==> flow/design.v <==
module LASER (
input CLK,
input RST,
input [3:0] X,
input [3:0] Y,
output reg [3:0] C1X,
output reg [3:0] C1Y,
output reg [3:0] C2X,
output reg [3:0] C2Y,
output reg DONE);
parameter LFSR_WIDTH = 10;
parameter [LFSR_WIDTH-1:0] threshold = 10'd150;
reg [LFSR_WIDTH-1:0] q;  
wire feedback;  
assign feedback = q[9] ^ q[6];
always @(posedge CLK) begin
    if (RST)
        q <= 10'h1;  
    else
        q <= {q[LFSR_WIDTH-2:0], feedback};  
end
wire [3:0] step;
assign step = (q[5])? 4'b0001: 4'b0010;   
reg [1:0] current_state;
reg [1:0] next_state;
parameter  INIT = 0;
parameter READ = 1;
parameter WALK = 2;
parameter OUTPUT = 3;
reg [5:0] cover_prev;  
reg [5:0] cover_current;  
reg [5:0] cover_max;  
reg [5:0] cnt;  
reg [3:0] corX [39:0];  
reg [3:0] corY [39:0];
reg [3:0] x1, y1, x2, y2;  
reg [3:0] tmpX1, tmpY1, tmpX2, tmpY2; 
reg [3:0] dx1, dy1, dx2, dy2;
reg [19:0] round;  
parameter MAX_ROUND = 20'd2000;
parameter [5:0] LAST = 6'd41;  
always @(posedge CLK) begin
  if (current_state == INIT) begin
    corX[cnt] <= X;
    corY[cnt] <= Y;
  end
  if (current_state == READ || next_state == READ) begin
    corX[cnt] <= X;
    corY[cnt] <= Y;
  end
end
always @(*) begin
  if (cnt == 6'd0 || cnt == LAST || next_state == READ || RST) begin
    dx1 = 4'd0; dy1 = 4'd0;
    dx2 = 4'd0; dy2 = 4'd0;
  end
  else if (next_state == WALK) begin
    dx1 = (tmpX1 > corX[cnt-6'd1])? tmpX1 - corX[cnt-6'd1] : corX[cnt-6'd1] - tmpX1;
    dy1 = (tmpY1 > corY[cnt-6'd1])? tmpY1 - corY[cnt-6'd1] : corY[cnt-6'd1] - tmpY1;
    dx2 = (tmpX2 > corX[cnt-6'd1])? tmpX2 - corX[cnt-6'd1] : corX[cnt-6'd1] - tmpX2;
    dy2 = (tmpY2 > corY[cnt-6'd1])? tmpY2 - corY[cnt-6'd1] : corY[cnt-6'd1] - tmpY2;
  end
  else begin
    dx1 = 4'd0; dy1 = 4'd0;
    dx2 = 4'd0; dy2 = 4'd0;
  end
end
always @(posedge CLK) begin
  if (RST)
    current_state <= INIT;
  else
    current_state <= next_state;
end
always @(*) begin
  case (current_state)
    INIT:
      next_state = (RST)? INIT: READ;
    READ:
      next_state = (cnt == 6'd39)? WALK: READ;
    WALK:  
      next_state = (round == MAX_ROUND)? OUTPUT: WALK;
    OUTPUT:
      next_state = INIT;
    default:
      next_state = INIT;
  endcase
end
always @(posedge CLK) begin
  if (RST)
    round <= 0;
  else if (current_state == OUTPUT)
    round <= 0;
  else if (current_state == WALK) begin
    if (cnt == LAST)
      round <= round + 1;
  end
end
always @(posedge CLK) begin
  if (RST) begin
    tmpX2 <= 4'd7; 
  end
  else if (current_state == OUTPUT) begin
    tmpX2 <= 4'd7;
  end
  else if (current_state == WALK && cnt == 6'd0) begin  
    if (q[5]) tmpX2 <= (x2+step < 16)? x2+step : 15; 
    else      tmpX2 <= (x2 > step) ? x2-step : 0;  
  end
end
always @(posedge CLK) begin
  if (RST) begin
    tmpY2 <= 4'd7;
  end
  else if (current_state == OUTPUT) begin
    tmpY2 <= 4'd7;
  end
  else if (current_state == WALK && cnt == 6'd0) begin  
    if (q[9]) tmpY2 <= (y2+step < 16)? y2+step : 15;
    else      tmpY2 <= (y2 > step)? y2-step : 0;  
  end
end
always @(posedge CLK) begin
  if (RST) begin
    tmpX1 <= 4'd7;
  end
  else if (current_state == OUTPUT) begin
    tmpX1 <= 4'd7;
  end
  else if (current_state == WALK && cnt == 6'd0) begin  
    if (q[0]) tmpX1 <= (x1+step < 16)? x1+step : 15;  
    else      tmpX1 <= (x1 > step)? x1-step : 0; 
  end
end
always @(posedge CLK) begin
  if (RST) begin
    tmpY1 <= 4'd7;
  end
  else if (current_state == OUTPUT) begin
    tmpY1 <= 4'd7;
  end
  else if (current_state == WALK && cnt == 6'd0) begin  
    if (q[3]) tmpY1 <= (y1+step < 16)? y1+step : 15; 
    else      tmpY1 <= (y1 > step)? y1-step : 0;  
  end
end
always @(posedge CLK) begin
  if (RST) begin
    x1 <= 4'd0; y1 <= 4'd0;
    x2 <= 4'd8; y2 <= 4'd8;
  end
  else if (current_state == OUTPUT) begin
    x1 <= 4'd0; y1 <= 4'd0;
    x2 <= 4'd8; y2 <= 4'd8;
  end
  else if (current_state == WALK) begin
    if (cnt == LAST) begin
      if(cover_current > cover_prev) begin
        x1 <= tmpX1; y1 <= tmpY1;
        x2 <= tmpX2; y2 <= tmpY2;
      end
      else begin  
        if (q < threshold) begin  
          x1 <= tmpX1; y1 <= tmpY1;
          x2 <= tmpX2; y2 <= tmpY2;
        end
      end
    end
  end
end
always @(posedge CLK) begin
  if (RST)
    cover_prev <= 6'd0;
  else if (current_state == OUTPUT)
    cover_prev <= 6'd0;
  else if (current_state == WALK) begin
    if(cnt == LAST) begin  
      if(cover_current > cover_prev)
        cover_prev <= cover_current;
      else begin  
        if (q < threshold)   
          cover_prev <= cover_current;
      end
    end
  end
end
always @(posedge CLK) begin
  if(RST)
    cover_current <= 6'd0;
  else if(next_state == OUTPUT)   
    cover_current <= 6'd0;
  else if(current_state == WALK) begin
    if(cnt > 0) begin
      if (cnt == LAST)
        cover_current <= 6'd0;
      else begin
        cover_current <= cover_current +
        ((dx1 + dy1 <= 4) || (dx1 == 3 && dy1 == 2) || (dx1 == 2 && dy1 == 3) ||
         (dx2 + dy2 <= 4) || (dx2 == 3 && dy2 == 2) || (dx2 == 2 && dy2 == 3));        
      end
    end
    else 
      cover_current <= 6'd0;
  end
  else
    cover_current <= 6'd0;
end
always @(posedge CLK) begin
  if(RST)
    cover_max <= 6'd0;
  else if(current_state == WALK) begin
    if(cnt == LAST) begin  
      if(cover_current > cover_max)
        cover_max <= cover_current;
    end
  end
  else if(current_state == OUTPUT)
    cover_max <= 0;
  else
    cover_max <= 0;
end
always @(posedge CLK) begin
  if (RST)
    cnt <= 0;
  else if (current_state == OUTPUT || next_state == OUTPUT)
    cnt <= 0;
  else if (next_state == READ)  
    cnt <= cnt + 1;
  else if (current_state == WALK) begin
      cnt <= (cnt == LAST)? 0: cnt+1;
  end
  else
    cnt <= 0;
end
always @(posedge CLK) begin
  if (RST) begin
    C1X <= 4'd7; C1Y <= 4'd7;
    C2X <= 4'd7; C2Y <= 4'd7;
  end
  else if (current_state == WALK) begin
    if(cnt == LAST) begin
      if(cover_current > cover_max) begin
        C1X <= tmpX1; C1Y <= tmpY1;
        C2X <= tmpX2; C2Y <= tmpY2;
      end
    end
  end
end
always @(posedge CLK) begin
  if(RST)
    DONE <= 1'b0;
  else if (next_state == OUTPUT)
    DONE <= 1'b1;
  else
    DONE <= 1'b0;
end
endmodule
clock: 4.88 ns
lec_check: 0
abc_area: 1
cap_margin: 20
core_margin: 2
core_utilization: 71
cts_cluster_diameter: 321
cts_cluster_size: 13
place_density_lb_addon: 0.02
setup_slack_margin: 0.84
slew_margin: 20
run.sh (not shown) runs the stock make flow with config.mk's settings and CLKGATE_MAP_FILE=.
The starting point completed and failed the layout checks on negative setup slack.
Edit:
Settings changed: ABC_AREA 1 to default, CORE_UTILIZATION 71 to 40, CTS_CLUSTER_DIAMETER 321 to default, CTS_CLUSTER_SIZE 13 to default, PLACE_DENSITY_LB_ADDON 0.02 to default, SETUP_SLACK_MARGIN 0.84 to default.
Clock period 4.88 ns to 5.86 ns, I/O delays scaled along.
The changed run completed without violations.
Die size is higher by 71%.
Sequential power drops by 17%.
Synthesized area shrinks by 2.9%.
Cell area went down by 3.3%.
Power is lower by 13%.
Edit:
Settings changed: ABC_AREA from default to 0, CORE_UTILIZATION 40 to 71, CTS_CLUSTER_SIZE from default to 98, GPL_TIMING_DRIVEN from default to 0, SETUP_SLACK_MARGIN from default to 0.8.
Clock period 5.86 ns to 6.0 ns, I/O delays scaled along.
- Now the flow reached the layout checks and failed them: negative setup slack
- via count came out higher by about 10%
- worst setup slack gets worse by 620 ps
- design area is lower by 4.3%
- synthesized area is unchanged
- sequential share of layout area rises by 2.3 points
- wire length went up by about 16%
Edit:
Settings changed: CAP_MARGIN 20 to 30, CELL_PAD_IN_SITES_DETAIL_PLACEMENT from default to 1, GPL_TIMING_DRIVEN 0 to 1, HOLD_SLACK_MARGIN from default to 0.12, MIN_ROUTING_LAYER from default to met2.
Clock period 6.0 ns to 5.98 ns, I/O delays scaled along.
Result: Now the flow died in clock tree synthesis (DPL-0033). Area after synthesis stays the same. Die area does not change. Synthesized cell count does not change.
Edit:
Settings changed: ABC_AREA 0 to default, CAP_MARGIN 30 to 20, CELL_PAD_IN_SITES_DETAIL_PLACEMENT 1 to default, CORE_UTILIZATION 71 to 62, GPL_TIMING_DRIVEN 1 to default, HOLD_SLACK_MARGIN 0.12 to default, MIN_ROUTING_LAYER met2 to default, SETUP_SLACK_MARGIN 0.8 to default.
Clock period 5.98 ns to 7.48 ns, I/O delays scaled along.
- The changed run finished clean
- synthesized area stays the same
- die size climbs by 14%
- synthesized cell count is unchanged
Edit:
Settings changed: CORE_UTILIZATION 62 to 72, CTS_CLUSTER_SIZE 98 to 47, PLACE_DENSITY_LB_ADDON from default to 0.0, SETUP_SLACK_MARGIN from default to 1.17.
Clock period 7.48 ns to 4.38 ns, I/O delays scaled along.
Effect:
- The new run completed and failed the layout checks on negative setup slack
- power rose by 99%
- sequential power rose by 71%
- cell area rose by 9.9%
- routed wire length rose by 51%
- non-clock buffer count rose by 161
Power figures rest on the tool's default switching activity, not on a simulated workload.
